// CPU
module CPU(
    input logic clk,
    input logic rst,
    output logic [31:0] im_addr,
    input  logic [31:0] im_rdata,     
    output logic [31:0] dm_addr,
    output logic [31:0] dm_wdata,    
    output logic [3:0]  dm_web,       
    input  logic [31:0] dm_rdata      
);
Settings: LEC_CHECK=0, ABC_AREA=1, CAP_MARGIN=20, CORE_MARGIN=2, CORE_UTILIZATION=72, CTS_CLUSTER_DIAMETER=97, CTS_CLUSTER_SIZE=60, PLACE_DENSITY=0.35, SETUP_SLACK_MARGIN=0.21, SLEW_MARGIN=20; clock period 4.06 ns.
run.sh (not shown) runs the stock make flow with config.mk's settings and CLKGATE_MAP_FILE=.
The baseline ended with an error in global routing (5_1_grt).
Then changed:
HOLD_SLACK_MARGIN = -0.08   (was not set)
MAX_ROUTING_LAYER = met4   (was not set)
PLACE_DENSITY = not set   (was 0.35)
PLACE_DENSITY_LB_ADDON = 0.04   (was not set)
SETUP_SLACK_MARGIN = 1.06   (was 0.21)
TNS_END_PERCENT = 40   (was not set)
clock period = 4.21 ns   (was 4.06 ns; I/O delays follow)
The new run stopped in global routing (5_1_grt).
Die size does not change.
Synthesized area stays the same.
Synthesized cell count stays the same.
Then changed:
ABC_AREA = not set   (was 1)
CORE_UTILIZATION = 35   (was 72)
CTS_CLUSTER_DIAMETER = not set   (was 97)
CTS_CLUSTER_SIZE = not set   (was 60)
HOLD_SLACK_MARGIN = not set   (was -0.08)
MAX_ROUTING_LAYER = not set   (was met4)
PLACE_DENSITY = 0.6   (was not set)
PLACE_DENSITY_LB_ADDON = not set   (was 0.04)
SETUP_SLACK_MARGIN = not set   (was 1.06)
TNS_END_PERCENT = not set   (was 40)
clock period = 12.5 ns   (was 4.21 ns; I/O delays follow)
After rerunning:
- With this change the flow ran to the end with no violations
- die size is higher by 94%
- synthesized cell count is lower by 39%
- area after synthesis is lower by 4.9%
Then changed:
CORE_UTILIZATION = 58   (was 35)
CTS_CLUSTER_SIZE = 100   (was not set)
clock period = 5.39 ns   (was 12.5 ns; I/O delays follow)
Outcome: The new run finished but failed the layout checks on negative setup slack; die area shrinks by 39%; utilization is higher by 35 points; clock skew goes down by 0.0032 ns; routed wire length rose by 11%; final area is higher by 12%; sequential power is higher by 130%; global-route usage is higher by 22 points; total power goes up by 140%; synthesized cell count does not change; via count grows by 16%.
Then changed:
CORE_UTILIZATION = 40   (was 58)
CTS_CLUSTER_SIZE = not set   (was 100)
clock period = 4.6 ns   (was 5.39 ns; I/O delays follow)
What happened: The changed run reached the layout checks and failed them: negative setup slack; critical path depth shrinks by 1; sequential cell count stays the same; clock skew is higher by 0.0068 ns; worst hold slack is worse by 0.028 ns; clock-buffer cell count came out higher by 14.

* * *

CPU again, from the RTL that the note above started with.
Settings: LEC_CHECK=0, CAP_MARGIN=0, CORE_MARGIN=2, CORE_UTILIZATION=69, CTS_CLUSTER_DIAMETER=365, CTS_CLUSTER_SIZE=40, HOLD_SLACK_MARGIN=0.28, PLACE_DENSITY_LB_ADDON=0.0, SETUP_SLACK_MARGIN=1.32, SLEW_MARGIN=20; clock period 5.83 ns.
The baseline stopped in 5_1_grt on GRT-0232.
Next try:
- CAP_MARGIN: 0 -> 20
- CORE_UTILIZATION: 69 -> 59
- CTS_CLUSTER_DIAMETER: 365 -> not set
- CTS_CLUSTER_SIZE: 40 -> not set
- HOLD_SLACK_MARGIN: 0.28 -> not set
- PLACE_DENSITY_LB_ADDON: 0.0 -> not set
- SETUP_SLACK_MARGIN: 1.32 -> not set
- clock period: 5.83 -> 4.21 ns (I/O delays scaled with it)
After rerunning: The changed run ran to the end with violations: negative setup slack; die size is higher by about a fifth; synthesized cell count stays the same; synthesized area does not change.
Next try:
- CORE_UTILIZATION: 59 -> 62
- PLACE_DENSITY: not set -> 0.6
- clock period: 4.21 -> 7.98 ns (I/O delays scaled with it)
What happened:
- With this change the flow produced a clean layout
- cell count decreases by 15%
- global-route usage drops by 6.0 points
- critical path depth came out higher by 1
- worst setup slack improved by 2.5 ns
- die area goes down by 4.8%
Next try:
- CORE_UTILIZATION: 62 -> 60
- CTS_CLUSTER_DIAMETER: not set -> 361
- SETUP_SLACK_MARGIN: not set -> 1.32
- TNS_END_PERCENT: not set -> 5
- clock period: 7.98 -> 5.88 ns (I/O delays scaled with it)
Result:
- With this change the flow completed, yet does not pass: negative setup slack
- fmax climbs by 22%
- total power went up by 46%
- via count is higher by 9.1%
- area after synthesis stays the same
- clock-buffer cell count goes down by 3
- non-clock buffer count climbs by 799
- final cell count is higher by 9.9%
- flip-flop count is unchanged
- global-route usage grows by 3.6 points
Next try:
- CORE_UTILIZATION: 60 -> 58
- CTS_CLUSTER_DIAMETER: 361 -> not set
- PLACE_DENSITY: 0.6 -> not set
- SETUP_SLACK_MARGIN: 1.32 -> not set
- TNS_END_PERCENT: 5 -> not set
- clock period: 5.88 -> 4.43 ns (I/O delays scaled with it)
The new run completed, yet does not pass: negative setup slack.
Wire length goes down by 2.6%.
Worst setup slack gets worse by 1.3 ns.
Sequential cell count does not change.
Fmax goes up by 2.7%.
Hold slack barely changes.
Final area goes up by 4.9%.
Global-route usage goes down by 3.3 points.

* * *

CPU again, from the RTL that the note above started with.
==> flow/config.mk <==
export PLATFORM = sky130hd
export DESIGN_NAME = CPU
export DESIGN_NICKNAME = CPU
export VERILOG_FILES = /design/flow/design.v
export SDC_FILE = /design/flow/constraint.sdc
export NUM_CORES = 4
export LEC_CHECK = 0
export CAP_MARGIN = 20
export CELL_PAD_IN_SITES_DETAIL_PLACEMENT = 1
export CORE_ASPECT_RATIO = 0.95
export CORE_MARGIN = 8
export CORE_UTILIZATION = 40
export CTS_CLUSTER_DIAMETER = 323
export CTS_CLUSTER_SIZE = 73
export GPL_ROUTABILITY_DRIVEN = 0
export GPL_TIMING_DRIVEN = 0
export HOLD_SLACK_MARGIN = 0.25
export MIN_ROUTING_LAYER = met2
export PLACE_DENSITY_LB_ADDON = 0.13
export SETUP_SLACK_MARGIN = -0.32
export SLEW_MARGIN = 15
export TNS_END_PERCENT = 25
==> flow/constraint.sdc <==
create_clock -name core_clock -period 6.26 [get_ports {clk}]
set_input_delay 1.2520 -clock core_clock [delete_from_list [all_inputs] [get_ports {clk}]]
set_output_delay 1.2520 -clock core_clock [all_outputs]
set_load 0.01 [all_outputs]
The starting point stopped in global routing (5_1_grt) (GRT-0116).
Rerun with:
- CELL_PAD_IN_SITES_DETAIL_PLACEMENT: 1 -> not set
- CORE_ASPECT_RATIO: 0.95 -> not set
- CORE_MARGIN: 8 -> 2
- CORE_UTILIZATION: 40 -> 70
- CTS_CLUSTER_DIAMETER: 323 -> not set
- CTS_CLUSTER_SIZE: 73 -> 57
- GPL_ROUTABILITY_DRIVEN: 0 -> not set
- GPL_TIMING_DRIVEN: 0 -> not set
- HOLD_SLACK_MARGIN: 0.25 -> not set
- MIN_ROUTING_LAYER: met2 -> not set
- PLACE_DENSITY_LB_ADDON: 0.13 -> not set
- SETUP_SLACK_MARGIN: -0.32 -> not set
- SLEW_MARGIN: 15 -> 20
- TNS_END_PERCENT: 25 -> not set
- clock period: 6.26 -> 6.22 ns (I/O delays scaled with it)
What happened:
- The new run failed in global routing (5_1_grt), error GRT-0116
- die area falls by 45%
- synthesized cell count is unchanged
- area after synthesis does not change
No activity file was given, so power comes from the tool's default toggle rates.
